==> flow/design.v <==
module matrix_mult
    (   input Clock,
        input reset,  
        input Enable,     
        input [71:0] A,
        input [71:0] B,
        output reg [71:0] C,
        output reg done      
    );
reg signed [7:0] matA [2:0][2:0];
reg signed [7:0] matB [2:0][2:0];
reg signed [7:0] matC [2:0][2:0];
integer i,j,k;   
reg first_cycle;     
reg end_of_mult;     
reg signed [15:0] temp;  
always @(posedge Clock or posedge reset)
begin
    if(reset == 1) begin     
        i = 0;
        j = 0;
        k = 0;
        temp = 0;
        first_cycle = 1;
        end_of_mult = 0;
        done = 0;
        for(i=0;i<=2;i=i+1) begin
            for(j=0;j<=2;j=j+1) begin
                matA[i][j] = 8'd0;
                matB[i][j] = 8'd0;
                matC[i][j] = 8'd0;
            end
        end
    end
    else begin   
        if(Enable == 1)      
            if(first_cycle == 1) begin      
                for(i=0;i<=2;i=i+1) begin
                    for(j=0;j<=2;j=j+1) begin
                        matA[i][j] = A[(i*3+j)*8+:8];
                        matB[i][j] = B[(i*3+j)*8+:8];
                        matC[i][j] = 8'd0;
                    end
                end
                first_cycle = 0;
                end_of_mult = 0;
                temp = 0;
                i = 0;
                j = 0;
                k = 0;
            end
            else if(end_of_mult == 0) begin      
                temp = matA[i][k]*matB[k][j];
                matC[i][j] = matC[i][j] + temp[7:0];     
                if(k == 2) begin
                    k = 0;
                    if(j == 2) begin
                        j = 0;
                        if (i == 2) begin
                            i = 0;
                            end_of_mult = 1;
                        end
                        else
                            i = i + 1;
                    end
                    else
                        j = j+1;
                end
                else
                    k = k+1;
            end
            else if(end_of_mult == 1) begin      
                for(i=0;i<=2;i=i+1) begin    
                    for(j=0;j<=2;j=j+1) begin     
                        C[(i*3+j)*8+:8] = matC[i][j];
                    end
                end
                done = 1;    
            end
    end
end
endmodule
module top(
    input clk,              
    input rst,              
    input cyc,              
    input stb,              
    input we,               
	input [3:0] wb_sel,     
    input [31:0] adr,       
    input [31:0] dat_mosi,  
    output reg [31:0] dat_miso,  
    output reg ack,             
    output reg err              
);
parameter A_OFFSET = 0;     
parameter B_OFFSET = 9;     
parameter C_OFFSET = 18;    
parameter MAT_SIZE = 9;     
parameter INT_WIDTH = 8;  
reg [71:0] A, B;
reg Enable;
reg reset_matrix;
wire [71:0] C;
wire done;
matrix_mult mm_inst(
    .Clock(clk),
    .reset(reset_matrix),
    .Enable(Enable),
    .A(A),
    .B(B),
    .C(C),
    .done(done)
);
always @(posedge clk or posedge rst) begin
    if (rst) begin
        dat_miso <= 32'b0;
        ack <= 0;
        err <= 0;
        reset_matrix <= 1;
        Enable <= 0;
        A <= 72'b0;
        B <= 72'b0;
    end else if (cyc && stb) begin
        ack <= 0;
        err <= 0;
        reset_matrix <= 0;
        if (we && wb_sel[0]) begin
            reset_matrix <= 1;
            if (adr < A_OFFSET+MAT_SIZE) begin
                A[((adr-A_OFFSET)*INT_WIDTH)+:INT_WIDTH] <= dat_mosi[7:0];
                ack <= 1;
            end else if (adr >=B_OFFSET && adr < B_OFFSET+MAT_SIZE) begin
                B[((adr-B_OFFSET)*INT_WIDTH)+:INT_WIDTH] <= dat_mosi[7:0];
                ack <= 1;
            end else begin
                err <= 1;
            end
        end else if (!we) begin
            if (adr >= C_OFFSET && adr < C_OFFSET+MAT_SIZE) begin
                Enable <= 1;
                if (done) begin
                    dat_miso[7:0] <= C[(adr-C_OFFSET)*INT_WIDTH+:INT_WIDTH];
                    ack <= 1;
                    Enable <= 0;
                end
            end else begin
                err <= 1;
            end
        end
    end else begin
        ack <= 0;
        err <= 0;
    end
end
endmodule
==> flow/run.sh <==
#!/bin/bash
# the make line also repeats each setting of config.mk as NAME=value (left out here)
make -C /OpenROAD-flow-scripts/flow DESIGN_CONFIG=/design/flow/config.mk WORK_HOME=/design/flow/orfs CLKGATE_MAP_FILE= finish
==> flow/config.mk <==
export PLATFORM = sky130hd
export DESIGN_NAME = top
export DESIGN_NICKNAME = top
export VERILOG_FILES = /design/flow/design.v
export SDC_FILE = /design/flow/constraint.sdc
export NUM_CORES = 4
export LEC_CHECK = 0
export ABC_AREA = 0
export CAP_MARGIN = 25
export CELL_PAD_IN_SITES_GLOBAL_PLACEMENT = 3
export CORE_ASPECT_RATIO = 0.82
export CORE_MARGIN = 9
export CORE_UTILIZATION = 24
export GPL_ROUTABILITY_DRIVEN = 1
export HOLD_SLACK_MARGIN = 0.05
export MAX_ROUTING_LAYER = met4
export MIN_ROUTING_LAYER = met2
export SETUP_SLACK_MARGIN = -0.29
export SLEW_MARGIN = 30
export TNS_END_PERCENT = 80
==> flow/constraint.sdc <==
create_clock -name core_clock -period 7.79 [get_ports {clk}]
set_input_delay 1.5580 -clock core_clock [delete_from_list [all_inputs] [get_ports {clk}]]
set_output_delay 1.5580 -clock core_clock [all_outputs]
set_load 0.01 [all_outputs]
==> results_dict.tcl, run 1 <==
# collected from the flow reports
set metrics [dict create \
    syn_area_per_cell_um2 11.91 \
    pwr.group.clock_w 0.00291 \
    worst-endpoint-required_ns 8.36 \
    violations "negative setup slack" \
    cp_max_fo 5 \
    largestPowerGroup "the clock network" \
    overflow 0 \
    yosysWarnings 5 \
    worst_pin_slew_ns 0.9456 \
    r2r_setup_slack_ns -0.1 \
    mux_share 0.1784 \
    fa_ha_area_frac 0.03682 \
    dpl.hpwl_mm 56.52 \
    async_flop_share 0.8674 \
    timing.setup.tns_ns -0.2840 \
    dp.cells 3851 \
    io_pins 107 \
    synthCells 2288 \
    yosysCellCount 2288 \
    p_clk_frac 0.481 \
    edf_count 72 \
    holdBufCountCts 0 \
    p_switching_w 0.001501 \
    initCoreUtil 0.2429 \
    gp_congestion 0.8288 \
    fin_crit_sh 1.013 \
    drv_cap 0 \
    combPwrFrac 0.045 \
    die_w_um 390.1 \
    synthDistinctLibCells 85 \
    synth_area_um2 27250 \
    critical_path.startpoint "mm_inst.k[1]" \
    ys_sh_xor 0.04940 \
    die_h_um 323.2 \
    seq_cell_power_w 0.00287 \
    topCombFamilyByArea "multiplexers" \
    ys_sh_simple 0.1202 \
    fmax_mhz 126.8 \
    p_leak_nw 14.81 \
    grt_pass1_wl_mm 127.5 \
    nets 2590 \
    p_per_area_nw_per_um2 183.8 \
    rr_startpoint "mm_inst.k[1]" \
    numCtsBuffers 59 \
    aoi_share 0.07300 \
    postRouteWirelength_mm 84.19 \
    synth.most_common_cell "dfrtp_1" \
    cpPeakStageDelay_ns 0.57 \
    drt_pass1_iterations 7 \
    hold_viol_final 0 \
    core_um2 112200 \
    ant_nets 0 \
    crit_buf_inv 6 \
    grt_setup_unrepaired "true" \
    preCtsSetupSlack_ns -0.6554 \
    drc 0 \
    area.growth.synth_to_final_pct 20.68 \
    root_buffer "clkbuf_16" \
    row_count 111 \
    cp.arrival_ns 8.46 \
    p_sw_frac 0.2484 \
    cts_sinks 543 \
    cp-endpoint "mm_inst.matC[7][7]" \
    ff_type "dfrtp_1" \
    end_kind "flip-flop" \
    setup_ws_ns -0.09824 \
    die_area_um2 126100 \
    first_global_vias 30012 \
    finalNonFillerCells 3990 \
    clkTransAtPathRegs_ns 0.07 \
    status "failed layout checks" \
    clock.latency.late_pin_ns 0.68 \
    r2r_end "mm_inst.matC[7][7]" \
    start_kind "flip-flop" \
    viasPerCell 6.384 \
    antenna_found_initial 4 \
    slew_headroom 0.3651 \
    crit_cells 30 \
    cts_tree "done" \
    grt_util_all_layers 0.2052 \
    powerComb_w 0.000271 \
    reg2reg_depth 30 \
    slowest_stage "fa_1" \
    numSynthFlops 543 \
    critPathTopFamily "adder cells" \
    vias 25471 \
    tool_warnings 67 \
    power.share.sequential 0.474 \
    yosysTopAreaCell "dfrtp_1" \
    final_core_util 0.2931 \
    fin_skew_ns 0.07692 \
    area_leaders "dfrtp_1 (43%), mux2_2 (15%), edfxtp_1 (7.9%)" \
    postSynthSeqShare 0.5121 \
    numPortBuffers 55 \
    yosysTopAreaCellShare 0.4270 \
    intPower_w 0.004544 \
    fin_crit_ns 7.888 \
    common_cells "dfrtp_1 (465), mux2_2 (358), nor2_1 (164), nand2_1 (154), clkbuf_1 (85)" \
    cp_common_cell "fa_1" \
    grt_max_degree 152 \
    h-tree-depth 2 \
    slew_viol_final 0 \
    wl_per_cell_um 21.10 \
    vdd_drop_max_uv 197.4 \
    crit_type "reg -> reg" \
    cts_max_path_buffers 3 \
    ys_chip_area_um2 27250 \
    hp-class "reg -> async" \
    drtIter0Drc 2123 \
    setup_viol 3 \
]
-- layout make-up --
type	count	area (um^2)
fill	11460	79330
timing repair buffer	206	1768
clock inverter	22	220.2
antenna	22	55.05
inverter	58	229.0
multi-input combinational	1582	13080
clock buffer	88	1745
sequential	543	13960
tap	1469	1838
-- what timing repair did --
| item | 4_1_cts | 5_1_grt |
|---|---|---|
| pin swaps | 21 | 23 |
| endpoints found under the setup margin | 27 | 27 |
| gates resized | 28 | 36 |
| endpoints found under the hold margin | 0 | 0 |
| setup buffers | 2 | 9 |
| gates cloned | 1 | 0 |
-- routing by layer --
metal  routed length (um)  share of wire  up-vias  track usage
met3                40060           0.48      321       0.3087
met2                41540           0.49     7409       0.2131
met1                    0              0     9223            -
met5                    0              0        -            -
li1                     -              -     8518            -
met4                 2590          0.031        0      0.02123
-- through the flow --
step	area, um^2	hold WS [ns]	power [W]
final	32890	0.4597	0.006045
after global routing	32890	0.4896	0.006256
after CTS	32530	0.4701	0.006072
after detailed placement	30360	0.4590	0.003186
after global placement	30310	0.4556	0.003182
after floorplan	27340	0.4351	0.003072
==> inputs of run 2 (changes only) <==
ABC_AREA = 1   (was 0)
CAP_MARGIN = 20   (was 25)
CELL_PAD_IN_SITES_GLOBAL_PLACEMENT = default   (was 3)
CORE_ASPECT_RATIO = default   (was 0.82)
CORE_MARGIN = 2   (was 9)
CORE_UTILIZATION = 72   (was 24)
CTS_CLUSTER_SIZE = 93   (was default)
GPL_ROUTABILITY_DRIVEN = default   (was 1)
HOLD_SLACK_MARGIN = default   (was 0.05)
MAX_ROUTING_LAYER = default   (was met4)
MIN_ROUTING_LAYER = met1   (was met2)
PLACE_DENSITY_LB_ADDON = 0.06   (was default)
SETUP_SLACK_MARGIN = default   (was -0.29)
SLEW_MARGIN = 20   (was 30)
TNS_END_PERCENT = default   (was 80)
clock period = 5.38 ns   (was 7.79 ns; I/O delays follow)
==> run 2 against run 1 <==
  * Still fails the layout checks on negative setup slack
  * Highest routed layer is now met5
  * Largest power group unchanged
  * Synthesized cell count is 72% higher
  * Global-route usage is 26 points higher
  * Flip-flop count stayed put
  * Routed wire length is 22% higher
  * Non-clock buffer count is 62 higher
  * Clock power is 43% higher
  * Sequential power is 45% higher
  * Clock-buffer cell count is 15 lower
  * Maximum frequency is 5.0% higher
  * Worst setup slack worse by 2.0 ns
  * Register-to-register slack worse by 2.0 ns
  * Largest cell class is now logic gates
==> results_dict.tcl, run 2 <==
# collected from the flow reports
set metrics [dict create \
    grt_setup_unrepaired "true" \
    vdd_drop_max_uv 310.3 \
    violations "negative setup slack" \
    synthDistinctLibCells 66 \
    drtIter0Drc 4677 \
    slew_headroom 0.1996 \
    status "failed layout checks" \
    topCombFamilyByArea "simple AND/OR/NAND/NOR gates" \
    async_flop_share 0.8674 \
    fin_skew_ns 0.02075 \
    fin_total_pwr_w 0.008863 \
    ys_sh_xor 0.02072 \
    clock.latency.late_pin_ns 0.63 \
    gp_congestion 0.9877 \
    antenna_found_initial 1 \
    clkTransAtPathRegs_ns 0.07 \
    row_count 75 \
    p_switching_w 0.002164 \
    holdWs_ns 0.1983 \
    start_kind "flip-flop" \
    largestPowerGroup "the clock network" \
    drc 0 \
    area_leaders "dfrtp_1 (38%), nand2_1 (13%), inv_1 (7.2%)" \
    edf_count 72 \
    preCtsSetupSlack_ns -2.151 \
    cp_max_fo 6 \
    die_h_um 209.2 \
    reg2reg_depth 38 \
    synthCells 3937 \
    end_kind "flip-flop" \
    grt_max_degree 180 \
    aoi_share 0.09576 \
    slew_viol_final 0 \
    nets 4284 \
    hp-class "reg -> async" \
    dpl.hpwl_mm 63.21 \
    yosysWarnings 5 \
    drv_cap 0 \
    yosysCellCount 3937 \
    die_w_um 209.2 \
    viasPerCell 6.520 \
    yosysTopAreaCellShare 0.3839 \
    initCoreUtil 0.7259 \
    final_core_util 0.8506 \
    synth_area_um2 30310 \
    slowest_stage "dfstp_2" \
    fmax_mhz 133.1 \
    combPwrFrac 0.062 \
    grt_util_all_layers 0.4626 \
    cp_common_cell "ha_4" \
    yosysTopAreaCell "dfrtp_1" \
    hold_viol_final 0 \
    cpPeakStageDelay_ns 0.59 \
    critical_path.startpoint "mm_inst.i[0]" \
    p_clk_frac 0.470 \
    p_leak_nw 17.25 \
    synth.most_common_cell "nand2_1" \
    vias 30833 \
    ys_chip_area_um2 30310 \
    cts_tree "done" \
    crit_buf_inv 7 \
    pwr.group.clock_w 0.00416 \
    mux_share 0.0003302 \
    area.growth.synth_to_final_pct 17.18 \
    die_area_um2 43760 \
    crit_type "reg -> reg" \
    r2r_end "mm_inst.matC[5][7]" \
    setup_ws_ns -2.131 \
    h-tree-depth 2 \
    numSynthFlops 543 \
    syn_area_per_cell_um2 7.699 \
    ant_nets 0 \
    grt_pass1_wl_mm 159.6 \
    ys_sh_simple 0.2909 \
    critPathTopFamily "adder cells" \
    dp.cells 4607 \
    fin_crit_ns 7.511 \
    finalNonFillerCells 4729 \
    postRouteWirelength_mm 102.8 \
    common_cells "nand2_1 (1067), inv_1 (584), dfrtp_1 (465), o21ai_0 (352), nor2_1 (326)" \
    numCtsBuffers 55 \
    fa_ha_area_frac 0.03310 \
    drt_pass1_iterations 9 \
    tool_warnings 72 \
    wl_per_cell_um 21.73 \
    root_buffer "clkbuf_16" \
    rr_startpoint "mm_inst.i[0]" \
    seq_cell_power_w 0.00415 \
    io_pins 107 \
    p_sw_frac 0.2441 \
    power.share.sequential 0.468 \
    core_um2 41760 \
    intPower_w 0.006699 \
    cp.arrival_ns 8.02 \
    cts_sinks 543 \
    cp-endpoint "mm_inst.matC[5][7]" \
    p_per_area_nw_per_um2 249.5 \
    powerComb_w 0.000551 \
    overflow 0 \
    r2r_setup_slack_ns -2.13 \
    crit_cells 38 \
    cts_max_path_buffers 3 \
    ff_type "dfrtp_1" \
    postSynthSeqShare 0.4604 \
    numPortBuffers 55 \
    worst_pin_slew_ns 1.196 \
    first_global_vias 30569 \
    fin_crit_sh 1.396 \
    setup_viol 63 \
    worst-endpoint-required_ns 5.89 \
    n_antenna_cell 0 \
]
[run 2: layout make-up]
class / count / area (um^2)
timing repair inverter: 1 / 7.507
timing repair buffer: 268 / 2297
sequential: 543 / 13960
clock inverter: 30 / 384.1
inverter: 615 / 2333
multi-input combinational: 2660 / 14310
fill: 2204 / 6240
clock buffer: 73 / 1555
tap: 539 / 674.4
[run 2: through the flow]
stage	setup TNS, ns	area [um^2]
final	-70.73	35520
after global routing	-83.26	35520
after CTS	-63.55	35020
after detailed placement	-78.11	32740
after global placement	-68.37	32740
after floorplan	-42.99	30600
[run 2: timing repair]
| item | CTS | global route |
|---|---|---|
| pin swaps | 45 | 49 |
| setup buffers | 4 | 11 |
| gates resized | 86 | 103 |
| cloned | 3 | 0 |
| setup endpoints to repair | 54 | 63 |
| hold buffers | 0 | 0 |
[run 2: per-layer routing]
layer  vias up  routed length, um  part of all wire  global-route usage
met5         -                 11           0.00011                   0
met4         2               8136             0.079              0.3025
met3       789              12800              0.12             0.09769
met2      2674              47370              0.46              0.7509
met1     14270              34450              0.34              0.5650
li1      13098                  -                 -                   -
==> inputs of run 3 (changes only) <==
CTS_CLUSTER_DIAMETER = 175   (was default)
CTS_CLUSTER_SIZE = 15   (was 93)
clock period = 5.07 ns   (was 5.38 ns; I/O delays follow)
==> run 3 against run 2 <==
  * Worst hold slack improved by 0.19 ns
  * First-iteration DRC count rose by 13%
  * Cell count decreased by 0.21%
  * Synthesized area unchanged
  * Flip-flop count stayed put
  * Cell area shrank 1.5%
  * Synthesized cell count is the same
  * Maximum frequency about the same
  * The layout still fails its checks (negative setup slack)
  * Routed wire length shrank 0.95%
  * Power is 6.9% lower
  * Critical path depth increased by 5
  * Die area unchanged
==> results_dict.tcl, run 3 <==
# collected from the flow reports
set metrics [dict create \
    async_flop_share 0.8674 \
    tool_warnings 71 \
    p_clk_frac 0.394 \
    timing.setup.tns_ns -95.62 \
    pwr.group.clock_w 0.00325 \
    edf_count 72 \
    viasPerCell 6.436 \
    synth_area_um2 30310 \
    slew_viol_final 0 \
    crit_type "reg -> reg" \
    ys_sh_simple 0.2909 \
    start_kind "flip-flop" \
    topCombFamilyByArea "simple AND/OR/NAND/NOR gates" \
    hold_viol_final 0 \
    grt_max_degree 157 \
    seq_cell_power_w 0.00440 \
    cp-endpoint "mm_inst.matC[8][7]" \
    status "failed layout checks" \
    p_per_area_nw_per_um2 235.8 \
    setup_ws_ns -2.443 \
    h-tree-depth 2 \
    crit_cells 43 \
    ff_type "dfrtp_1" \
    drt_pass1_iterations 11 \
    numCtsBuffers 42 \
    slowest_stage "dfstp_2" \
    p_leak_nw 17.02 \
    area_leaders "dfrtp_1 (38%), nand2_1 (13%), inv_1 (7.2%)" \
    core_um2 41760 \
    die_h_um 209.2 \
    critical_path.startpoint "mm_inst.i[1]" \
    grt_pass1_wl_mm 156.2 \
    p_sw_frac 0.2584 \
    area.growth.synth_to_final_pct 15.37 \
    fin_skew_ns 0.04002 \
    crit_buf_inv 6 \
    vias 30373 \
    cts_sinks 543 \
    ys_chip_area_um2 30310 \
    cts_tree "done" \
    grt_util_all_layers 0.4549 \
    fa_ha_area_frac 0.03310 \
    cts_max_path_buffers 3 \
    postSynthSeqShare 0.4604 \
    worst-endpoint-required_ns 5.61 \
    power.share.sequential 0.533 \
    numPortBuffers 55 \
    drtIter0Drc 5263 \
    grt_setup_unrepaired "true" \
    gp_congestion 0.9932 \
    die_w_um 209.2 \
    cp.arrival_ns 8.05 \
    setup_viol 63 \
    synthDistinctLibCells 66 \
    mux_share 0.0003302 \
    slew_headroom 0.2317 \
    synthCells 3937 \
    vdd_drop_max_uv 325.2 \
    numSynthFlops 543 \
    drv_cap 0 \
    common_cells "nand2_1 (1067), inv_1 (584), dfrtp_1 (465), o21ai_0 (352), nor2_1 (326)" \
    overflow 0 \
    reg2reg_depth 43 \
    initCoreUtil 0.7259 \
    r2r_end "mm_inst.matC[8][7]" \
    hp-class "reg -> async" \
    postRouteWirelength_mm 101.8 \
    critPathTopFamily "adder cells" \
    fin_total_pwr_w 0.008247 \
    wl_per_cell_um 21.57 \
    powerComb_w 0.000598 \
    intPower_w 0.006116 \
    violations "negative setup slack" \
    p_switching_w 0.002131 \
    root_buffer "clkbuf_16" \
    fmax_mhz 133.1 \
    ant_nets 0 \
    aoi_share 0.09576 \
    end_kind "flip-flop" \
    dpl.hpwl_mm 63.93 \
    rr_startpoint "mm_inst.i[1]" \
    worst_pin_slew_ns 1.142 \
    drc 0 \
    io_pins 107 \
    yosysWarnings 5 \
    die_area_um2 43760 \
    syn_area_per_cell_um2 7.699 \
    fin_crit_ns 7.513 \
    clkTransAtPathRegs_ns 0.08 \
    ys_sh_xor 0.02072 \
    combPwrFrac 0.073 \
    antenna_found_initial 2 \
    clock.latency.late_pin_ns 0.62 \
    synth.most_common_cell "nand2_1" \
    nets 4301 \
    yosysCellCount 3937 \
    row_count 75 \
    r2r_setup_slack_ns -2.44 \
    cpPeakStageDelay_ns 0.63 \
    fin_crit_sh 1.482 \
    yosysTopAreaCell "dfrtp_1" \
    yosysTopAreaCellShare 0.3839 \
    first_global_vias 29776 \
    largestPowerGroup "registers" \
    cp_max_fo 9 \
]
==> run 3: area by class of cell <==
type / instances / area, um^2
well taps: 539 / 674.4
repair buffers: 297 / 2591
flip-flops and latches: 543 / 13960
repair inverters: 1 / 7.507
fillers: 2311 / 6788
inverters: 615 / 2337
multi-input cells: 2661 / 14200
clock buffers: 59 / 1136
clock inverters: 3 / 66.31
diodes: 1 / 2.502
==> run 3: repair_timing <==
item,4_1_cts,5_1_grt
hold buffers,0,0
setup endpoints to repair,63,63
gates resized,109,53
buffers inserted,8,3
hold endpoints to repair,0,0
pin swaps,48,25
gates cloned,4,0
==> run 3: layer usage <==
layer,global-route usage,routed length (um),vias up
li1,-,-,13104
met1,0.5694,34990,14028
met2,0.7420,46890,2506
met3,0.09182,12190,733
met4,0.2631,7701,2
met5,0,12,-
==> run 3: through the flow <==
step | worst slack (ns) | area [um^2] | hold WS (ns) | cells | util
2_1_floorplan | -1.867 | 30610 | 0.4219 | 3960 | -
3_3_place_gp | -2.405 | 33110 | 0.4009 | 4640 | 0.7928
3_5_place_dp | -2.769 | 33130 | 0.3972 | 4641 | 0.7934
4_1_cts | -2.309 | 34740 | 0.3840 | 4715 | 0.8319
5_1_grt | -2.802 | 34970 | 0.4358 | 4719 | 0.8375
6_report | -2.443 | 34970 | 0.3884 | 4719 | 0.8375
==> inputs of run 4 (changes only) <==
ABC_AREA = default   (was 1)
CAP_MARGIN = 40   (was 20)
CORE_ASPECT_RATIO = 0.89   (was default)
CTS_CLUSTER_DIAMETER = default   (was 175)
MIN_ROUTING_LAYER = default   (was met1)
PLACE_DENSITY_LB_ADDON = 0.03   (was 0.06)
SETUP_SLACK_MARGIN = -0.42   (was default)
clock period = 7.59 ns   (was 5.07 ns; I/O delays follow)
==> run 4 against run 3 <==
  * Still fails the layout checks on negative setup slack
  * Critical path depth down 11
  * Maximum frequency down 4.1%
  * First-iteration DRC count down 62%
  * Cell count down 37%
  * Highest routed layer is now met4
==> results_dict.tcl, run 4 <==
# collected from the flow reports
set metrics [dict create \
    aoi_share 0.07300 \
    drc 0 \
    die_h_um 187.5 \
    dp.cells 2852 \
    ys_sh_simple 0.1202 \
    fin_crit_sh 1.032 \
    common_cells "dfrtp_1 (465), mux2_2 (358), nor2_1 (164), nand2_1 (154), clkbuf_1 (85)" \
    mux_share 0.1784 \
    hold_depth 0 \
    numSynthFlops 543 \
    grtUsageMet3 0.05142 \
    slew_viol_final 0 \
    overflow 0 \
    p_per_area_nw_per_um2 194.5 \
    ys_sh_xor 0.04940 \
    nets 2575 \
    cp-endpoint "mm_inst.matC[3][7]" \
    yosysWarnings 5 \
    p_switching_w 0.001333 \
    ys_chip_area_um2 27250 \
    topCombFamilyByArea "multiplexers" \
    crit_cells 32 \
    slew_headroom 0.2946 \
    drv_cap 0 \
    area.growth.synth_to_final_pct 15.48 \
    combPwrFrac 0.041 \
    largestPowerGroup "registers" \
    violations "negative setup slack" \
    synth_area_um2 27250 \
    status "failed layout checks" \
    r2r_end "mm_inst.matC[3][7]" \
    pwr.group.clock_w 0.00293 \
    gr-usage-met2 0.5940 \
    drtIter0Drc 1980 \
    cts_tree "done" \
    die_area_um2 39430 \
    initCoreUtil 0.7273 \
    critical_path.startpoint "mm_inst.k[1]" \
    grt_pass1_wl_mm 109.5 \
    clock.latency.late_pin_ns 0.62 \
    tool_warnings 66 \
    worst-endpoint-required_ns 8.10 \
    yosysCellCount 2288 \
    hold_path_end "mm_inst.C[66]" \
    preCtsSetupSlack_ns -0.7069 \
    synthCells 2288 \
    reg2reg_depth 32 \
    async_flop_share 0.8674 \
    postSynthSeqShare 0.5121 \
    clkTransAtPathRegs_ns 0.07 \
    syn_area_per_cell_um2 11.91 \
    powerComb_w 0.000253 \
    row_count 67 \
    root_buffer "clkbuf_16" \
    grt_setup_unrepaired "true" \
    cts_sinks 543 \
    first_global_vias 20076 \
    viasPerCell 6.545 \
    h-tree-depth 2 \
    p_leak_nw 14.84 \
    grt_max_degree 173 \
    comb_area_um2 12870 \
    seq_cell_power_w 0.00294 \
    die_w_um 210.2 \
    core_um2 37470 \
    crit_type "reg -> reg" \
    wl_per_cell_um 23.12 \
    fmax_mhz 127.7 \
    numCtsBuffers 52 \
    r2r_setup_slack_ns -0.24 \
    vdd_drop_max_uv 205.1 \
    fin_crit_ns 7.833 \
    end_kind "flip-flop" \
    grt_util_all_layers 0.3549 \
    fa_ha_area_frac 0.03682 \
    synth.most_common_cell "dfrtp_1" \
    gp_congestion 0.9323 \
    cp.arrival_ns 8.34 \
    start_kind "flip-flop" \
    cp_max_fo 5 \
    yosysTopAreaCell "dfrtp_1" \
    drt_pass1_iterations 6 \
    fin_skew_ns 0.03503 \
    io_pins 107 \
    power.share.sequential 0.481 \
    dpl.hpwl_mm 45.28 \
    regArea_um2 13960 \
    postRouteWirelength_mm 68.47 \
    setup_ws_ns -0.2429 \
    cpPeakStageDelay_ns 0.53 \
    antenna_found_initial 0 \
    numPortBuffers 55 \
    slowest_stage "fa_1" \
    busiest_layer "met2" \
    yosysTopAreaCellShare 0.4270 \
    hp-class "reg -> reg" \
    synthDistinctLibCells 85 \
    hold_viol_final 0 \
    p_sw_frac 0.2177 \
    finalNonFillerCells 2962 \
    setup_viol 18 \
    ant_nets 0 \
    ff_type "dfrtp_1" \
    edf_count 72 \
    area_leaders "dfrtp_1 (43%), mux2_2 (15%), edfxtp_1 (7.9%)" \
    fin_total_pwr_w 0.006122 \
    rr_startpoint "mm_inst.k[1]" \
    grt_use_met1 0.4806 \
    vias 19387 \
    critPathTopFamily "adder cells" \
    crit_buf_inv 7 \
    worst_pin_slew_ns 1.058 \
    fillerInstances 1941 \
    n_antenna_cell 0 \
    intPower_w 0.004789 \
    min_from "mm_inst.matC[0][2]" \
    holdBufCountCts 0 \
    p_clk_frac 0.478 \
    cts_max_path_buffers 3 \
]
run 4: through the flow:
stage               hold slack, ns  setup TNS (ns)    util  cell area (um^2)
finish                      0.4687          -2.384  0.8399             31470
global route                0.4858          -9.931  0.8399             31470
CTS                         0.4679          -6.401  0.8318             31170
detailed placement          0.4534          -10.73  0.7767             29100
global placement            0.4474          -4.804  0.7695             28840
floorplan                   0.4351          -3.377       -             27350
run 4: final cells by class:
type,instances,area share
timing repair buffer,198,0.05971
inverter,58,0.007196
sequential,543,0.4434
clock buffer,65,0.04552
multi-input combinational,1582,0.4088
tap,483,0.01920
clock inverter,33,0.01614
run 4: layer usage:
layer / share of wire / vias to the layer above
met2: 0.50 / 821
met4: 0.033 / 0
li1: - / 8554
met1: 0.40 / 9847
met5: 0 / -
met3: 0.067 / 165
run 4: what timing repair did:
item                       CTS  global route
hold endpoints to repair     0             0
pin swaps                   12            19
buffers inserted             1             2
gates cloned                 1             0
setup endpoints to repair   18            27
gates resized               20            23
==> inputs of run 5 (changes only) <==
CAP_MARGIN = 20   (was 40)
CORE_ASPECT_RATIO = default   (was 0.89)
CTS_CLUSTER_SIZE = 42   (was 15)
PLACE_DENSITY_LB_ADDON = 0.0   (was 0.03)
SETUP_SLACK_MARGIN = -0.36   (was -0.42)
TNS_END_PERCENT = 55   (was default)
clock period = 5.17 ns   (was 7.59 ns; I/O delays follow)
==> run 5 against run 4 <==
  * The layout still fails its checks (negative setup slack)
  * Global-route usage rose by 2.7 points
  * Worst hold slack lost 0.085 ns
  * Clock-buffer cell count rose by 14
  * Synthesized area stayed put
  * Non-clock buffer count up 117
==> results_dict.tcl, run 5 <==
# collected from the flow reports
set metrics [dict create \
    drc 0 \
    nets 2696 \
    holdBufCountCts 0 \
    viasPerCell 6.566 \
    ys_sh_xor 0.04940 \
    clkTransAtPathRegs_ns 0.06 \
    yosysWarnings 5 \
    dpl.hpwl_mm 45.99 \
    initCoreUtil 0.7270 \
    syn_area_per_cell_um2 11.91 \
    area_leaders "dfrtp_1 (43%), mux2_2 (15%), edfxtp_1 (7.9%)" \
    clock.latency.late_pin_ns 0.61 \
    common_cells "dfrtp_1 (465), mux2_2 (358), nor2_1 (164), nand2_1 (154), clkbuf_1 (85)" \
    intPower_w 0.006794 \
    setup_ws_ns -2.689 \
    largestPowerGroup "registers" \
    numSynthFlops 543 \
    synth.most_common_cell "dfrtp_1" \
    worst-endpoint-required_ns 5.67 \
    status "failed layout checks" \
    setup_viol 63 \
    p_switching_w 0.001987 \
    numPortBuffers 55 \
    fa_ha_area_frac 0.03682 \
    die_area_um2 39420 \
    overflow 0 \
    cts_max_path_buffers 3 \
    cp_max_fo 6 \
    finalNonFillerCells 3112 \
    gp_congestion 0.9332 \
    synth_area_um2 27250 \
    synthDistinctLibCells 85 \
    drt_pass1_iterations 6 \
    p_leak_nw 15.36 \
    r2r_end "mm_inst.matC[5][7]" \
    fin_crit_sh 1.520 \
    tool_warnings 68 \
    synthCells 2288 \
    area.growth.synth_to_final_pct 19.39 \
    p_clk_frac 0.463 \
    async_flop_share 0.8674 \
    stdcell_area_um2 32540 \
    grt_pass1_wl_mm 115.5 \
    yosysTopAreaCell "dfrtp_1" \
    critical_path.startpoint "mm_inst.k[0]" \
    grt_util_all_layers 0.3820 \
    hold_viol_final 0 \
    ys_sh_simple 0.1202 \
    p_sw_frac 0.2263 \
    cts_tree "done" \
    start_kind "flip-flop" \
    die_h_um 198.6 \
    end_kind "flip-flop" \
    slew_viol_final 0 \
    ant_nets 0 \
    fin_crit_ns 7.859 \
    drv_cap 0 \
    edf_count 72 \
    antenna_found_initial 0 \
    powerComb_w 0.000396 \
    reg2reg_depth 29 \
    dp.cells 3000 \
    place_area_um2 29980 \
    postSynthSeqShare 0.5121 \
    core_um2 37490 \
    postRouteWirelength_mm 74.46 \
    first_global_vias 20890 \
    n_antenna_cell 0 \
    hp-class "reg -> async" \
    crit_type "reg -> reg" \
    violations "negative setup slack" \
    vias 20432 \
    mux_share 0.1784 \
    cp-endpoint "mm_inst.matC[5][7]" \
    grt_max_degree 176 \
    fin_total_pwr_w 0.008781 \
    slowest_stage "fa_1" \
    seq_cell_power_w 0.00432 \
    root_buffer "clkbuf_16" \
    fmax_mhz 127.2 \
    cts_sinks 543 \
    critPathTopFamily "adder cells" \
    wl_per_cell_um 23.93 \
    ys_chip_area_um2 27250 \
    topCombFamilyByArea "multiplexers" \
    pwr.group.clock_w 0.00407 \
    preCtsSetupSlack_ns -3.132 \
    p_per_area_nw_per_um2 269.9 \
    slew_headroom 0.2509 \
    io_pins 107 \
    grt_setup_unrepaired "true" \
    ff_type "dfrtp_1" \
    yosysCellCount 2288 \
    drtIter0Drc 1904 \
    rr_startpoint "mm_inst.k[0]" \
    yosysTopAreaCellShare 0.4270 \
    aoi_share 0.07300 \
    numCtsBuffers 54 \
    r2r_setup_slack_ns -2.69 \
    combPwrFrac 0.045 \
    fin_skew_ns 0.01513 \
    crit_buf_inv 4 \
    cp.arrival_ns 8.36 \
    h-tree-depth 2 \
    cp_common_cell "fa_1" \
    cpPeakStageDelay_ns 0.56 \
    row_count 71 \
    die_w_um 198.6 \
    final_core_util 0.8680 \
    power.share.sequential 0.492 \
    crit_cells 29 \
    vdd_drop_max_uv 318.7 \
    worst_pin_slew_ns 1.124 \
]
-- run 5: layout make-up --
type	count	area (um^2)
Tap cell	511	639.4
Clock buffer	79	1575
Multi-Input combinational cell	1584	13220
Sequential cell	543	13960
Clock inverter	22	261.5
Inverter	58	229.0
Timing Repair Buffer	315	2654
Fill cell	1812	4950
-- run 5: per-stage QoR --
| step | TNS, ns | hold WS, ns |
|---|---|---|
| 2_1_floorplan | -127.29 | 0.4351 |
| 4_1_cts | -93.42 | 0.4742 |
| 5_1_grt | -103.64 | 0.4226 |
| 3_5_place_dp | -132.67 | 0.4570 |
| 6_report | -91.22 | 0.3835 |
| 3_3_place_gp | -116.40 | 0.4537 |
-- run 5: repair_timing --
action,in CTS,in global routing
gates cloned,3,0
pin swaps,46,27
gates resized,90,36
buffers inserted,1,7
setup endpoints to repair,63,63
-- run 5: per-layer routing --
layer / vias to the layer above / global-route usage / routed length [um] / share of wire
met5: - / 0 / 0 / 0
met4: 0 / 0.1705 / 3460 / 0.046
met3: 270 / 0.07240 / 5628 / 0.076
met2: 984 / 0.6287 / 36390 / 0.49
met1: 10363 / 0.4992 / 28980 / 0.39
li1: 8815 / - / - / -
==> inputs of run 6 (changes only) <==
ABC_AREA = 1   (was default)
CAP_MARGIN = 40   (was 20)
CELL_PAD_IN_SITES_GLOBAL_PLACEMENT = 3   (was default)
CORE_MARGIN = 5   (was 2)
CORE_UTILIZATION = 63   (was 72)
CTS_CLUSTER_SIZE = default   (was 42)
MAX_ROUTING_LAYER = met4   (was default)
MIN_ROUTING_LAYER = met2   (was default)
PLACE_DENSITY_LB_ADDON = default   (was 0.0)
SETUP_SLACK_MARGIN = -0.29   (was -0.36)
TNS_END_PERCENT = default   (was 55)
clock period = 7.79 ns   (was 5.17 ns; I/O delays follow)
==> run 6 against run 5 <==
  * The run now fails in global placement without I/O
  * Die area rose by 33%
  * Synthesized area rose by 11%
  * Synthesized cell count rose by 72%
==> results_dict.tcl, run 6 <==
# collected from the flow reports
set metrics [dict create \
    core_um2 47650 \
    postSynthSeqShare 0.4604 \
    failing_step "global placement without I/O" \
    synth.most_common_cell "nand2_1" \
    async_flop_share 0.8674 \
    aoi_share 0.09576 \
    syn_area_per_cell_um2 7.699 \
    edf_count 72 \
    topCombFamilyByArea "simple AND/OR/NAND/NOR gates" \
    first-error "[ERROR GPL-0301] Utilization 143.769 % exceeds 100%." \
    fa_ha_area_frac 0.03310 \
    die_area_um2 52600 \
    yosysTopAreaCell "dfrtp_1" \
    numSynthFlops 543 \
    yosysCellCount 3937 \
    synth_area_um2 30310 \
    ff_type "dfrtp_1" \
    yosysTopAreaCellShare 0.3839 \
    common_cells "nand2_1 (1067), inv_1 (584), dfrtp_1 (465), o21ai_0 (352), nor2_1 (326)" \
    row_count 80 \
    status "did not finish" \
    initCoreUtil 0.6362 \
    area_leaders "dfrtp_1 (38%), nand2_1 (13%), inv_1 (7.2%)" \
    synthCells 3937 \
    synthDistinctLibCells 66 \
    die_h_um 229.4 \
    ys_chip_area_um2 30310 \
    mux_share 0.0003302 \
    ys_sh_xor 0.02072 \
    die_w_um 229.4 \
    yosysWarnings 5 \
    ys_sh_simple 0.2909 \
]
==> inputs of run 7 (changes only) <==
ABC_AREA = 0   (was 1)
CAP_MARGIN = 20   (was 40)
CELL_PAD_IN_SITES_GLOBAL_PLACEMENT = default   (was 3)
CORE_MARGIN = 2   (was 5)
CORE_UTILIZATION = 21   (was 63)
CTS_CLUSTER_DIAMETER = 154   (was default)
MAX_ROUTING_LAYER = default   (was met4)
MIN_ROUTING_LAYER = met1   (was met2)
PLACE_DENSITY = 0.78   (was default)
SETUP_SLACK_MARGIN = default   (was -0.29)
SLEW_MARGIN = 10   (was 20)
TNS_END_PERCENT = 75   (was default)
clock period = 6.89 ns   (was 7.79 ns; I/O delays follow)
==> run 7 against run 6 <==
  * Now fails the layout checks on negative setup slack
  * Die area rose to 2.5 times the previous value
  * Synthesized area fell by 10%
  * Synthesized cell count fell by 42%
==> results_dict.tcl, run 7 <==
# collected from the flow reports
set metrics [dict create \
    cts_tree "done" \
    start_kind "flip-flop" \
    r2r_end "mm_inst.matC[1][7]" \
    yosysCellCount 2288 \
    p_sw_frac 0.2254 \
    overflow 0 \
    gp_congestion 0.8735 \
    postRouteWirelength_mm 67.60 \
    topCombFamilyByArea "multiplexers" \
    core_um2 129200 \
    die_w_um 364.3 \
    tool_warnings 67 \
    fin_crit_sh 1.115 \
    cts_sinks 543 \
    rr_startpoint "mm_inst.k[0]" \
    grt_util_all_layers 0.09973 \
    slowest_stage "fa_1" \
    hold_path_end "mm_inst.C[12]" \
    async_flop_share 0.8674 \
    syn_area_per_cell_um2 11.91 \
    yosysWarnings 5 \
    powerComb_w 0.000268 \
    edf_count 72 \
    setup_viol 30 \
    fin_total_pwr_w 0.006711 \
    end_kind "flip-flop" \
    die_area_um2 132700 \
    area_leaders "dfrtp_1 (43%), mux2_2 (15%), edfxtp_1 (7.9%)" \
    numCtsBuffers 55 \
    viasPerCell 4.546 \
    cts_max_path_buffers 3 \
    cp_max_fo 5 \
    vias 19221 \
    fillerInstances 13262 \
    yosysTopAreaCell "dfrtp_1" \
    worst_pin_slew_ns 1.186 \
    holdBufCountCts 0 \
    r2r_setup_slack_ns -0.79 \
    critical_path.startpoint "mm_inst.k[0]" \
    crit_buf_inv 10 \
    crit_cells 35 \
    p_clk_frac 0.477 \
    fin_skew_ns 0.02963 \
    regArea_um2 13960 \
    ant_nets 0 \
    fmax_mhz 130.2 \
    antenna_found_initial 1 \
    first_global_vias 19606 \
    aoi_share 0.07300 \
    drv_cap 0 \
    synth.most_common_cell "dfrtp_1" \
    ys_sh_simple 0.1202 \
    grt_max_degree 186 \
    busiest_layer "met2" \
    hold_depth 0 \
    fin_crit_ns 7.679 \
    setup_ws_ns -0.7891 \
    gr-usage-met2 0.1618 \
    combPwrFrac 0.040 \
    postSynthSeqShare 0.5121 \
    drt_pass1_iterations 5 \
    grtUsageMet3 0.01799 \
    io_pins 107 \
    fa_ha_area_frac 0.03682 \
    cpPeakStageDelay_ns 0.55 \
    seq_cell_power_w 0.00324 \
    numPortBuffers 55 \
    power.share.sequential 0.483 \
    worst-endpoint-required_ns 7.41 \
    vdd_drop_max_uv 169.6 \
    die_h_um 364.3 \
    synthDistinctLibCells 85 \
    ys_sh_xor 0.04940 \
    hp-class "reg -> reg" \
    cp.arrival_ns 8.20 \
    common_cells "dfrtp_1 (465), mux2_2 (358), nor2_1 (164), nand2_1 (154), clkbuf_1 (85)" \
    clock.latency.late_pin_ns 0.64 \
    nets 2580 \
    clkTransAtPathRegs_ns 0.06 \
    numSynthFlops 543 \
    row_count 132 \
    drc 0 \
    cp-endpoint "mm_inst.matC[1][7]" \
    intPower_w 0.005198 \
    grt_setup_unrepaired "true" \
    drtIter0Drc 1555 \
    initCoreUtil 0.2110 \
    area.growth.synth_to_final_pct 21.22 \
    reg2reg_depth 35 \
    hold_viol_final 0 \
    p_leak_nw 14.74 \
    h-tree-depth 2 \
    critPathTopFamily "adder cells" \
    wl_per_cell_um 15.99 \
    ys_chip_area_um2 27250 \
    p_switching_w 0.001513 \
    violations "negative setup slack" \
    slew_viol_final 0 \
    synthCells 2288 \
    grt_pass1_wl_mm 108.4 \
    holdWs_ns 0.4739 \
    comb_area_um2 13020 \
    yosysTopAreaCellShare 0.4270 \
    final_core_util 0.2558 \
    status "failed layout checks" \
    grt_use_met1 0.1331 \
    crit_type "reg -> reg" \
    ff_type "dfrtp_1" \
    min_from "mm_inst.matC[7][4]" \
    largestPowerGroup "registers" \
    slew_headroom 0.2070 \
    dpl.hpwl_mm 44.27 \
    synth_area_um2 27250 \
    p_per_area_nw_per_um2 203.1 \
    mux_share 0.1784 \
    pwr.group.clock_w 0.00320 \
    root_buffer "clkbuf_16" \
]
==> run 7: per-layer routing <==
metal	routed length (um)	vias to the layer above	part of all wire
li1	-	8565	-
met1	28610	9798	0.42
met2	31840	705	0.47
met3	4977	153	0.074
met4	2167	0	0.032
met5	0	-	0
==> run 7: repair_timing <==
| item | CTS | global route |
|---|---|---|
| cloned | 2 | 0 |
| setup endpoints to repair | 36 | 45 |
| gates resized | 57 | 24 |
| setup buffers | 8 | 5 |
| pin swaps | 43 | 8 |
==> run 7: final cells by class <==
| cell class | instances | share of cell area |
|---|---|---|
| Sequential cell | 543 | 0.4224 |
| Multi-Input combinational cell | 1583 | 0.3940 |
| Tap cell | 1742 | 0.06597 |
| Timing Repair Buffer | 199 | 0.05177 |
| Clock buffer | 69 | 0.04446 |
| Clock inverter | 33 | 0.01435 |
| Inverter | 58 | 0.006931 |
| Antenna cell | 1 | 0.00007574 |
==> run 7: through the flow <==
step | instance area (um^2) | cells | worst slack [ns] | setup TNS, ns
2_1_floorplan | 27340 | 2311 | -1.240 | -22.81
3_3_place_gp | 30520 | 4108 | -1.121 | -25.05
3_5_place_dp | 30520 | 4108 | -1.269 | -28.83
4_1_cts | 32850 | 4220 | -0.8185 | -13.54
5_1_grt | 33040 | 4227 | -1.041 | -21.52
6_report | 33040 | 4228 | -0.7891 | -12.91
==> inputs of run 8 (changes only) <==
ABC_AREA = default   (was 0)
CELL_PAD_IN_SITES_GLOBAL_PLACEMENT = 2   (was default)
CORE_ASPECT_RATIO = 1.15   (was default)
CORE_UTILIZATION = 66   (was 21)
CTS_CLUSTER_DIAMETER = default   (was 154)
CTS_CLUSTER_SIZE = 98   (was default)
GPL_ROUTABILITY_DRIVEN = 0   (was default)
MAX_ROUTING_LAYER = met4   (was default)
MIN_ROUTING_LAYER = default   (was met1)
PLACE_DENSITY = default   (was 0.78)
PLACE_DENSITY_LB_ADDON = 0.17   (was default)
SETUP_SLACK_MARGIN = 0.71   (was default)
SLEW_MARGIN = 20   (was 10)
TNS_END_PERCENT = default   (was 75)
clock period = 5.01 ns   (was 6.89 ns; I/O delays follow)
==> run 8 against run 7 <==
  * The flow now stops in global placement without I/O
  * Synthesized cell count stayed put
  * Die area fell by 68%
  * Synthesized area stayed put
==> results_dict.tcl, run 8 <==
# collected from the flow reports
set metrics [dict create \
    initCoreUtil 0.6709 \
    numSynthFlops 543 \
    mux_share 0.1784 \
    fa_ha_area_frac 0.03682 \
    aoi_share 0.07300 \
    yosysCellCount 2288 \
    ff_type "dfrtp_1" \
    row_count 79 \
    ys_chip_area_um2 27250 \
    topCombFamilyByArea "multiplexers" \
    async_flop_share 0.8674 \
    first-error "[ERROR FLW-0024] Place density exceeds 1.0 (current PLACE_DENSITY_LB_ADDON =  0.17). Please check if the value of  PLACE_DENSITY_LB_ADDON is between 0 and 0.99." \
    yosysWarnings 5 \
    synthDistinctLibCells 85 \
    die_h_um 221.9 \
    synthCells 2288 \
    failing_step "global placement without I/O" \
    yosysTopAreaCellShare 0.4270 \
    postSynthSeqShare 0.5121 \
    core_um2 40630 \
    die_w_um 193.5 \
    ys_sh_xor 0.04940 \
    common_cells "dfrtp_1 (465), mux2_2 (358), nor2_1 (164), nand2_1 (154), clkbuf_1 (85)" \
    ys_sh_simple 0.1202 \
    die_area_um2 42940 \
    area_leaders "dfrtp_1 (43%), mux2_2 (15%), edfxtp_1 (7.9%)" \
    syn_area_per_cell_um2 11.91 \
    yosysTopAreaCell "dfrtp_1" \
    synth.most_common_cell "dfrtp_1" \
    synth_area_um2 27250 \
    edf_count 72 \
    status "did not finish" \
]
==> inputs of run 9 (changes only) <==
CAP_MARGIN = 5   (was 20)
CORE_ASPECT_RATIO = 0.96   (was 1.15)
CORE_UTILIZATION = 40   (was 66)
CTS_CLUSTER_DIAMETER = 23   (was default)
CTS_CLUSTER_SIZE = 16   (was 98)
GPL_ROUTABILITY_DRIVEN = default   (was 0)
HOLD_SLACK_MARGIN = -0.03   (was default)
PLACE_DENSITY_LB_ADDON = 0.03   (was 0.17)
SETUP_SLACK_MARGIN = default   (was 0.71)
SLEW_MARGIN = 10   (was 20)
clock period = 7.07 ns   (was 5.01 ns; I/O delays follow)
==> run 9 against run 8 <==
  * The layout now fails its checks (negative setup slack)
  * Synthesized cell count is the same
  * Synthesized area stayed put
  * Die area is 64% higher
==> results_dict.tcl, run 9 <==
# collected from the flow reports
set metrics [dict create \
    yosysCellCount 2288 \
    p_per_area_nw_per_um2 307.4 \
    reg2reg_depth 29 \
    hp-class "reg -> async" \
    drv_cap 0 \
    cpPeakStageDelay_ns 0.55 \
    power.share.sequential 0.284 \
    cp-endpoint "mm_inst.matC[4][7]" \
    drt_pass1_iterations 5 \
    grt_max_degree 159 \
    cp.arrival_ns 8.11 \
    crit_type "reg -> reg" \
    clkTransAtPathRegs_ns 0.04 \
    ant_nets 0 \
    fa_ha_area_frac 0.03682 \
    synth_area_um2 27250 \
    synthCells 2288 \
    nets 2712 \
    mux_share 0.1784 \
    violations "negative setup slack" \
    end_kind "flip-flop" \
    r2r_setup_slack_ns -0.44 \
    wl_per_cell_um 20.77 \
    fin_skew_ns 0.05527 \
    common_cells "dfrtp_1 (465), mux2_2 (358), nor2_1 (164), nand2_1 (154), clkbuf_1 (85)" \
    io_pins 107 \
    cp_max_fo 5 \
    seq_cell_power_w 0.00317 \
    overflow 0 \
    rr_startpoint "mm_inst.k[0]" \
    dpl.hpwl_mm 49.16 \
    p_leak_nw 16.84 \
    hold_viol_final 0 \
    r2r_end "mm_inst.matC[4][7]" \
    initCoreUtil 0.4052 \
    ys_sh_simple 0.1202 \
    setup_viol 9 \
    postSynthSeqShare 0.5121 \
    ff_type "dfrtp_1" \
    area_leaders "dfrtp_1 (43%), mux2_2 (15%), edfxtp_1 (7.9%)" \
    die_h_um 259.8 \
    grt_util_all_layers 0.2254 \
    cts_tree "done" \
    area.growth.synth_to_final_pct 33.43 \
    syn_area_per_cell_um2 11.91 \
    edf_count 72 \
    tool_warnings 67 \
    dp.cells 3294 \
    ys_sh_xor 0.04940 \
    holdWs_ns 0.4203 \
    yosysWarnings 5 \
    critPathTopFamily "adder cells" \
    drc 0 \
    ys_chip_area_um2 27250 \
    combPwrFrac 0.025 \
    intPower_w 0.008730 \
    cts_max_path_buffers 3 \
    async_flop_share 0.8674 \
    numCtsBuffers 172 \
    largestPowerGroup "the clock network" \
    p_switching_w 0.002448 \
    numSynthFlops 543 \
    gp_congestion 0.8168 \
    worst_pin_slew_ns 1.267 \
    vdd_drop_max_uv 298.9 \
    root_buffer "clkbuf_16" \
    timing.setup.tns_ns -3.717 \
    vias 19302 \
    numPortBuffers 55 \
    synthDistinctLibCells 85 \
    clock.latency.late_pin_ns 0.74 \
    die_area_um2 70240 \
    first_global_vias 20368 \
    start_kind "flip-flop" \
    topCombFamilyByArea "multiplexers" \
    critical_path.startpoint "mm_inst.k[0]" \
    antenna_found_initial 0 \
    slew_headroom 0.1521 \
    pwr.group.clock_w 0.00773 \
    postRouteWirelength_mm 75.22 \
    p_sw_frac 0.2190 \
    die_w_um 270.4 \
    p_clk_frac 0.691 \
    core_um2 67260 \
    viasPerCell 5.329 \
    cts_sinks 543 \
    finalNonFillerCells 3622 \
    fin_crit_sh 1.062 \
    worst-endpoint-required_ns 7.68 \
    yosysTopAreaCellShare 0.4270 \
    synth.most_common_cell "dfrtp_1" \
    row_count 93 \
    aoi_share 0.07300 \
    drtIter0Drc 1019 \
    yosysTopAreaCell "dfrtp_1" \
    fin_crit_ns 7.507 \
    slowest_stage "fa_1" \
    h-tree-depth 4 \
    crit_cells 29 \
    grt_setup_unrepaired "true" \
    crit_buf_inv 5 \
    slew_viol_final 0 \
    status "failed layout checks" \
    cp_common_cell "fa_1" \
    powerComb_w 0.000276 \
    setup_ws_ns -0.4370 \
    fmax_mhz 133.2 \
    grt_pass1_wl_mm 118.9 \
]
## run 9: repair_timing
action / CTS / global route
setup endpoints to repair: 27 / 36
setup buffers: 3 / 0
pin swaps: 24 / 3
gates resized: 34 / 27
hold buffers: 0 / 0
cloned: 1 / 2
## run 9: per-stage QoR
step / cell area, um^2 / util / total power, W / worst slack [ns]
floorplan: 27540 / - / 0.003385 / -0.2784
global placement: 29900 / 0.4445 / 0.003501 / -0.6259
detailed placement: 29900 / 0.4445 / 0.003502 / -0.7595
CTS: 36220 / 0.5385 / 0.01131 / -0.4972
global route: 36360 / 0.5406 / 0.01155 / -0.7465
finish: 36360 / 0.5407 / 0.01118 / -0.4370
## run 9: routing by layer
| metal | vias up | global-route usage | wire length [um] | part of all wire |
|---|---|---|---|---|
| met3 | 96 | 0.04146 | 2803 | 0.037 |
| met4 | 0 | 0.07428 | 1203 | 0.016 |
| li1 | 8913 | - | - | - |
| met2 | 383 | 0.3360 | 34460 | 0.46 |
| met5 | - | - | 0 | 0 |
| met1 | 9910 | 0.3110 | 36760 | 0.49 |
## run 9: final cells by class
| type | instances | area, um^2 |
|---|---|---|
| inverter | 58 | 229.0 |
| tap | 902 | 1129 |
| clock buffer | 247 | 4936 |
| clock inverter | 74 | 1150 |
| multi-input combinational | 1584 | 13120 |
| timing repair buffer | 213 | 1847 |
| antenna | 1 | 2.502 |
| fill | 5857 | 30890 |
| sequential | 543 | 13960 |
==> inputs of run 10 (changes only) <==
CAP_MARGIN = 20   (was 5)
CELL_PAD_IN_SITES_GLOBAL_PLACEMENT = default   (was 2)
CORE_ASPECT_RATIO = default   (was 0.96)
CORE_UTILIZATION = 72   (was 40)
CTS_CLUSTER_DIAMETER = 29   (was 23)
CTS_CLUSTER_SIZE = 17   (was 16)
HOLD_SLACK_MARGIN = -0.08   (was -0.03)
MAX_ROUTING_LAYER = default   (was met4)
PLACE_DENSITY_LB_ADDON = 0.0   (was 0.03)
SETUP_SLACK_MARGIN = 1.67   (was default)
SLEW_MARGIN = 20   (was 10)
clock period = 5.65 ns   (was 7.07 ns; I/O delays follow)
==> run 10 against run 9 <==
  * Critical path type unchanged
  * Cell count fell by 13%
  * Combinational power increased by 46%
  * Critical path depth is 1 lower
  * Still fails the layout checks on negative setup slack
  * Worst hold slack got worse by 0.091 ns
  * Power is 0.42% lower
  * Flip-flop count stayed put
  * Routed wire length rose by 28%
  * First-iteration DRC count increased to 3.2 times the previous value
  * Sequential power grew 25%
  * Largest power group unchanged
==> results_dict.tcl, run 10 <==
# collected from the flow reports
set metrics [dict create \
    status "failed layout checks" \
    violations "negative setup slack" \
    p_leak_nw 16.36 \
    p_sw_frac 0.2435 \
    r2r_end "mm_inst.matC[5][7]" \
    crit_cells 28 \
    slew_viol_final 0 \
    slew_headroom 0.09990 \
    drv_cap 0 \
    stdcell_area_um2 34970 \
    numPortBuffers 55 \
    antenna_found_initial 6 \
    initCoreUtil 0.7270 \
    postSynthSeqShare 0.5121 \
    root_buffer "clkbuf_16" \
    io_pins 107 \
    fa_ha_area_frac 0.03682 \
    hp-class "reg -> async" \
    first_global_vias 23285 \
    row_count 71 \
    viasPerCell 7.208 \
    setup_ws_ns -2.352 \
    critPathTopFamily "adder cells" \
    crit_type "reg -> reg" \
    grt_util_all_layers 0.4683 \
    p_clk_frac 0.608 \
    p_switching_w 0.002711 \
    powerComb_w 0.000404 \
    synthCells 2288 \
    die_w_um 198.6 \
    syn_area_per_cell_um2 11.91 \
    holdBufCountCts 0 \
    ys_chip_area_um2 27250 \
    clkTransAtPathRegs_ns 0.06 \
    drc 0 \
    yosysTopAreaCell "dfrtp_1" \
    end_kind "flip-flop" \
    seq_cell_power_w 0.00396 \
    cts_sinks 543 \
    worst_pin_slew_ns 1.346 \
    ff_type "dfrtp_1" \
    grt_pass1_wl_mm 137.9 \
    clock.latency.late_pin_ns 0.67 \
    slowest_stage "fa_1" \
    start_kind "flip-flop" \
    wl_per_cell_um 30.35 \
    yosysCellCount 2288 \
    fin_total_pwr_w 0.01113 \
    topCombFamilyByArea "multiplexers" \
    vias 22834 \
    r2r_setup_slack_ns -2.35 \
    grt_max_degree 105 \
    common_cells "dfrtp_1 (465), mux2_2 (358), nor2_1 (164), nand2_1 (154), clkbuf_1 (85)" \
    nets 2708 \
    mux_share 0.1784 \
    place_area_um2 30170 \
    gp_congestion 0.9477 \
    area_leaders "dfrtp_1 (43%), mux2_2 (15%), edfxtp_1 (7.9%)" \
    cts_tree "done" \
    synth_area_um2 27250 \
    die_area_um2 39420 \
    combPwrFrac 0.036 \
    power.share.sequential 0.356 \
    finalNonFillerCells 3168 \
    synth.most_common_cell "dfrtp_1" \
    drt_pass1_iterations 9 \
    numCtsBuffers 104 \
    cp-endpoint "mm_inst.matC[5][7]" \
    timing.setup.tns_ns -72.17 \
    pwr.group.clock_w 0.00677 \
    fmax_mhz 125.0 \
    dp.cells 2921 \
    cts_max_path_buffers 3 \
    intPower_w 0.008420 \
    reg2reg_depth 28 \
    area.growth.synth_to_final_pct 28.31 \
    tool_warnings 67 \
    fillerInstances 1164 \
    n_antenna_cell 0 \
    cp_max_fo 5 \
    postRouteWirelength_mm 96.14 \
    aoi_share 0.07300 \
    die_h_um 198.6 \
    rr_startpoint "mm_inst.k[0]" \
    yosysTopAreaCellShare 0.4270 \
    yosysWarnings 5 \
    largestPowerGroup "the clock network" \
    numSynthFlops 543 \
    ant_nets 0 \
    crit_buf_inv 4 \
    dpl.hpwl_mm 46.97 \
    worst-endpoint-required_ns 6.17 \
    p_per_area_nw_per_um2 318.3 \
    vdd_drop_max_uv 404.5 \
    h-tree-depth 3 \
    async_flop_share 0.8674 \
    core_um2 37490 \
    cp.arrival_ns 8.52 \
    cpPeakStageDelay_ns 0.59 \
    fin_crit_sh 1.416 \
    critical_path.startpoint "mm_inst.k[0]" \
    edf_count 72 \
    ys_sh_simple 0.1202 \
    overflow 0 \
    cp_common_cell "fa_1" \
    setup_viol 54 \
    drtIter0Drc 3220 \
    fin_skew_ns 0.03462 \
    grt_setup_unrepaired "true" \
    ys_sh_xor 0.04940 \
    synthDistinctLibCells 85 \
    fin_crit_ns 8.002 \
    hold_viol_final 0 \
]
==> run 10: per-stage QoR <==
step           hold slack, ns  setup WS, ns  utilization
4_1_cts                0.3279        -2.231       0.9206
6_report               0.3289        -2.352       0.9328
2_1_floorplan          0.4351        -1.649            -
5_1_grt                0.3702        -2.473       0.9328
3_3_place_gp           0.4486        -1.766       0.8042
3_5_place_dp           0.3263        -2.112       0.8047
==> run 10: area by class of cell <==
cell class	instances	area, um^2	share of cell area
multi-input cells	1582	13900	0.3974
repair buffers	279	2456	0.07024
clock inverters	71	937.1	0.02680
flip-flops and latches	543	13960	0.3992
well taps	511	639.4	0.01828
inverters	58	249.0	0.007120
clock buffers	124	2831	0.08097
==> run 10: per-layer routing <==
| metal | routed length, um | vias to the layer above | track usage |
|---|---|---|---|
| met5 | 64 | - | 0.006386 |
| met4 | 9024 | 10 | 0.2971 |
| met3 | 10400 | 803 | 0.1270 |
| met2 | 45100 | 2017 | 0.7630 |
| met1 | 31560 | 11119 | 0.5540 |
| li1 | - | 8885 | - |
==> run 10: timing repair <==
| action | 4_1_cts | 5_1_grt |
|---|---|---|
| pin swaps | 42 | 26 |
| buffers inserted | 38 | 13 |
| gates cloned | 1 | 0 |
| gates resized | 132 | 78 |
| endpoints found under the setup margin | 169 | 179 |
==> inputs of run 11 (changes only) <==
CORE_UTILIZATION = 64   (was 72)
CTS_CLUSTER_DIAMETER = default   (was 29)
CTS_CLUSTER_SIZE = default   (was 17)
HOLD_SLACK_MARGIN = default   (was -0.08)
PLACE_DENSITY_LB_ADDON = default   (was 0.0)
SETUP_SLACK_MARGIN = 1.61   (was 1.67)
clock period = 5.83 ns   (was 5.65 ns; I/O delays follow)
==> run 11 against run 10 <==
  * The layout still fails its checks (negative setup slack)
  * Maximum frequency grew 5.5%
  * Synthesized area stayed put
  * Clock power fell by 48%
  * Clock skew is 0.0062 ns lower
  * Power decreased by 31%
  * Register-to-register slack better by 0.60 ns
  * Sequential power down 3%
  * Die area grew 12%
  * Synthesized cell count stayed put
  * Worst setup slack improved by 0.60 ns
  * Global-route usage decreased by 15 points
  * Combinational power shrank 14%
  * Critical endpoint is now mm_inst.matC[4][7]
  * Highest routed layer is now met4
==> results_dict.tcl, run 11 <==
# collected from the flow reports
set metrics [dict create \
    topCombFamilyByArea "multiplexers" \
    setup_viol 45 \
    crit_cells 28 \
    h-tree-depth 2 \
    cp.arrival_ns 8.09 \
    cts_max_path_buffers 3 \
    initCoreUtil 0.6497 \
    n_antenna_cell 0 \
    crit_type "reg -> reg" \
    cp_max_fo 5 \
    slew_headroom 0.2290 \
    edf_count 72 \
    p_switching_w 0.001744 \
    comb_area_um2 13850 \
    combPwrFrac 0.045 \
    grt_setup_unrepaired "true" \
    worst_pin_slew_ns 1.147 \
    p_per_area_nw_per_um2 234.7 \
    syn_area_per_cell_um2 11.91 \
    vias 19149 \
    start_kind "flip-flop" \
    die_w_um 210.4 \
    r2r_end "mm_inst.matC[4][7]" \
    numPortBuffers 55 \
    fin_skew_ns 0.02847 \
    ff_type "dfrtp_1" \
    first_global_vias 19917 \
    reg2reg_depth 28 \
    ys_sh_xor 0.04940 \
    p_clk_frac 0.456 \
    hp-class "reg -> async" \
    drt_pass1_iterations 6 \
    synth.most_common_cell "dfrtp_1" \
    fillerInstances 2623 \
    cp-endpoint "mm_inst.matC[4][7]" \
    area_leaders "dfrtp_1 (43%), mux2_2 (15%), edfxtp_1 (7.9%)" \
    common_cells "dfrtp_1 (465), mux2_2 (358), nor2_1 (164), nand2_1 (154), clkbuf_1 (85)" \
    postRouteWirelength_mm 68.18 \
    cp_common_cell "fa_1" \
    ys_chip_area_um2 27250 \
    cts_sinks 543 \
    fin_total_pwr_w 0.007686 \
    numSynthFlops 543 \
    clkTransAtPathRegs_ns 0.06 \
    aoi_share 0.07300 \
    powerComb_w 0.000349 \
    fmax_mhz 131.9 \
    grt_util_all_layers 0.3135 \
    status "failed layout checks" \
    clock.latency.late_pin_ns 0.63 \
    mux_share 0.1784 \
    regArea_um2 13960 \
    p_sw_frac 0.2269 \
    root_buffer "clkbuf_16" \
    wl_per_cell_um 22.06 \
    synthCells 2288 \
    holdBufCountCts 0 \
    ys_sh_simple 0.1202 \
    seq_cell_power_w 0.00383 \
    violations "negative setup slack" \
    place_area_um2 30020 \
    rr_startpoint "mm_inst.k[0]" \
    drc 0 \
    numCtsBuffers 55 \
    r2r_setup_slack_ns -1.75 \
    drtIter0Drc 1624 \
    setup_ws_ns -1.753 \
    stdcell_area_um2 32750 \
    drv_cap 0 \
    worst-endpoint-required_ns 6.34 \
    largestPowerGroup "registers" \
    viasPerCell 6.197 \
    fin_crit_ns 7.583 \
    io_pins 107 \
    final_core_util 0.7807 \
    die_h_um 210.4 \
    vdd_drop_max_uv 236.5 \
    yosysWarnings 5 \
    crit_buf_inv 3 \
    intPower_w 0.005943 \
    yosysCellCount 2288 \
    postSynthSeqShare 0.5121 \
    nets 2647 \
    grt_pass1_wl_mm 108.9 \
    fa_ha_area_frac 0.03682 \
    critical_path.startpoint "mm_inst.k[0]" \
    dpl.hpwl_mm 45.38 \
    synth_area_um2 27250 \
    area.growth.synth_to_final_pct 20.16 \
    antenna_found_initial 0 \
    fin_crit_sh 1.301 \
    core_um2 41950 \
    pwr.group.clock_w 0.00351 \
    row_count 75 \
    gp_congestion 0.9348 \
    end_kind "flip-flop" \
    yosysTopAreaCell "dfrtp_1" \
    synthDistinctLibCells 85 \
    tool_warnings 70 \
    slew_viol_final 0 \
    overflow 0 \
    critPathTopFamily "adder cells" \
    yosysTopAreaCellShare 0.4270 \
    power.share.sequential 0.498 \
    async_flop_share 0.8674 \
    hold_viol_final 0 \
    cpPeakStageDelay_ns 0.55 \
    ant_nets 0 \
    grt_max_degree 158 \
    slowest_stage "fa_1" \
    die_area_um2 44250 \
    timing.setup.tns_ns -51.67 \
    cts_tree "done" \
    p_leak_nw 15.20 \
    preCtsSetupSlack_ns -1.856 \
]
[run 11: final cells by class]
cell class | count | area share
Inverter | 58 | 0.007412
Multi-Input combinational cell | 1585 | 0.4231
Clock inverter | 23 | 0.007374
Timing Repair Buffer | 264 | 0.06732
Clock buffer | 78 | 0.04802
Tap cell | 539 | 0.02059
Sequential cell | 543 | 0.4262
[run 11: what timing repair did]
item / CTS / global route
endpoints found under the setup margin: 155 / 140
cloned: 4 / 0
pin swaps: 36 / 34
buffers inserted: 31 / 10
endpoints found under the hold margin: 0 / 0
resized: 113 / 77
[run 11: stage by stage]
step	std cells	hold WS (ns)
2_1_floorplan	2311	0.4351
3_3_place_gp	2944	0.2368
3_5_place_dp	2944	0.2387
4_1_cts	3080	0.2457
5_1_grt	3090	0.2576
6_report	3090	0.2384
[run 11: metal layers]
layer | GRT usage | wire length, um
met5 | 0 | 0
met4 | 0.09538 | 1881
met3 | 0.05185 | 3290
met2 | 0.5196 | 33580
met1 | 0.4294 | 29420
No activity file was given, so power comes from the tool's default toggle rates.
